==> run A <==
## Calculator2_0
module Calculator2_0(clk, rst, col, btn, btnres, fil, Sseg, anodos);
	input clk;
	input rst;
	input [3:0] col;
	input btn;
	input btnres;
	output [3:0] fil;
	output [6:0] Sseg;
	output [7:0] anodos;
	wire clk1kHz;
	wire clk20Hz;
	wire [3:0]tecla;
	wire [20:0] Ssegnum1;
	wire [20:0] Ssegnum2;
	wire [6:0] signo1;
	wire [6:0] operador;
	wire [9:0] num1;
	wire [9:0] num2;
	wire sig1;
	wire [1:0] oper;
	wire [19:0] resultado;
	wire [1:0] signo_resultado;
	wire [23:0] dres;
	wire [6:0] CSseg;
	divfreq div(clk, rst, clk1kHz);
	divfreq20 div20(clk, rst, clk20Hz);
	Barrido_filas barfil(clk, rst, clk20Hz, fil);
	Comparador_col comp(clk, rst, fil, col, tecla);
	Conversor print(tecla, CSseg);
	Barrido_displays bardisp(clk, rst, btn, btnres, CSseg, clk1kHz, dres, signo_resultado, Sseg, anodos, Ssegnum1, Ssegnum2, operador, signo1);
	Ssegtobin convsegtobin(clk, rst, Ssegnum1, Ssegnum2, signo1, operador, num1, num2, sig1, oper);
	Operacion op(num1, num2, sig1, oper, resultado, signo_resultado);
	Digitos_result digres(resultado, dres);
endmodule
clock: 103.0 ns
lec_check: 0
abc_area: 1
cap_margin: 20
core_aspect_ratio: 0.51
core_margin: 4
core_utilization: 46
cts_cluster_diameter: 357
gpl_routability_driven: 0
gpl_timing_driven: 1
max_routing_layer: met5
min_routing_layer: met1
place_density_lb_addon: 0.04
slew_margin: 20
run.sh (not shown) runs the stock make flow with config.mk's settings and CLKGATE_MAP_FILE=.
==> inputs of run X, as changes to run A <==
ABC_AREA = default   (was 1)
CAP_MARGIN = 10   (was 20)
CORE_ASPECT_RATIO = 1.37   (was 0.51)
CORE_MARGIN = 2   (was 4)
CORE_UTILIZATION = 60   (was 46)
CTS_CLUSTER_DIAMETER = default   (was 357)
GPL_ROUTABILITY_DRIVEN = 1   (was 0)
GPL_TIMING_DRIVEN = default   (was 1)
HOLD_SLACK_MARGIN = -0.07   (was default)
MAX_ROUTING_LAYER = met4   (was met5)
PLACE_DENSITY_LB_ADDON = default   (was 0.04)
==> flow/constraint.sdc (replaced) <==
create_clock -name core_clock -period 83.3 [get_ports {clk}]
set_input_delay 16.6600 -clock core_clock [delete_from_list [all_inputs] [get_ports {clk}]]
set_output_delay 16.6600 -clock core_clock [all_outputs]
set_load 0.01 [all_outputs]
==> inputs of run D, as changes to run A <==
CORE_ASPECT_RATIO = default   (was 0.51)
CORE_MARGIN = 2   (was 4)
CORE_UTILIZATION = 64   (was 46)
CTS_CLUSTER_DIAMETER = 374   (was 357)
CTS_CLUSTER_SIZE = 96   (was default)
GPL_ROUTABILITY_DRIVEN = default   (was 0)
GPL_TIMING_DRIVEN = default   (was 1)
MAX_ROUTING_LAYER = default   (was met5)
MIN_ROUTING_LAYER = default   (was met1)
PLACE_DENSITY = 0.43   (was default)
PLACE_DENSITY_LB_ADDON = default   (was 0.04)
TNS_END_PERCENT = 5   (was default)
==> flow/constraint.sdc (replaced) <==
create_clock -name core_clock -period 53.7 [get_ports {clk}]
set_input_delay 10.7400 -clock core_clock [delete_from_list [all_inputs] [get_ports {clk}]]
set_output_delay 10.7400 -clock core_clock [all_outputs]
set_load 0.01 [all_outputs]
==> comparison <==
- Between run A and run X, the lower area after synthesis is in run X (gap 9.3%, measured against run X).
- Run A finished clean. Run D aborted during global routing (5_1_grt). Run X aborted during global routing (5_1_grt), error GRT-0232.
- Between run A and run X, the lower die area is in run X (gap about 45%, measured against run X).
- In run X the synthesized cell count is smaller than in run D, by 22%.
==> figures <==
| item | run X | run A | run D |
|---|---|---|---|
| Run status | aborted with a tool error | finished clean | aborted with a tool error |
| Stage where the flow stopped | global routing (5_1_grt) | - | global routing (5_1_grt) |
| Post-synthesis cell area | 57,000 µm² | 62,300 µm² | 62,300 µm² |
| Cell resize tally after clock tree synthesis | 394 | 0 | 471 |
| Global placer's final weighted congestion | 1.02 | - | 1.02 |
| Xor and xnor area share after synthesis | 4.97% | 6.13% | 6.13% |
| Arithmetic-cell share of the synthesized area counting full adders, half adders and majority gates | 17.6% | 16.1% | 16.1% |
| Fraction of the yosys area taken by sequential cells | 10.1% | 9.25% | 9.25% |
| Cells after DPL | 10,954 | 11,605 | 13,176 |
| Yosys cell count | 7,700 | 9,809 | 9,809 |
| Number of buffers inserted by post-CTS setup repair | 511 | 0 | 688 |
| Initial Util | 60.4% | 46.3% | 64.6% |
| Die height | 365 µm | 271 µm | 316 µm |
| CTS Buf Count | 23 | 24 | 6 |
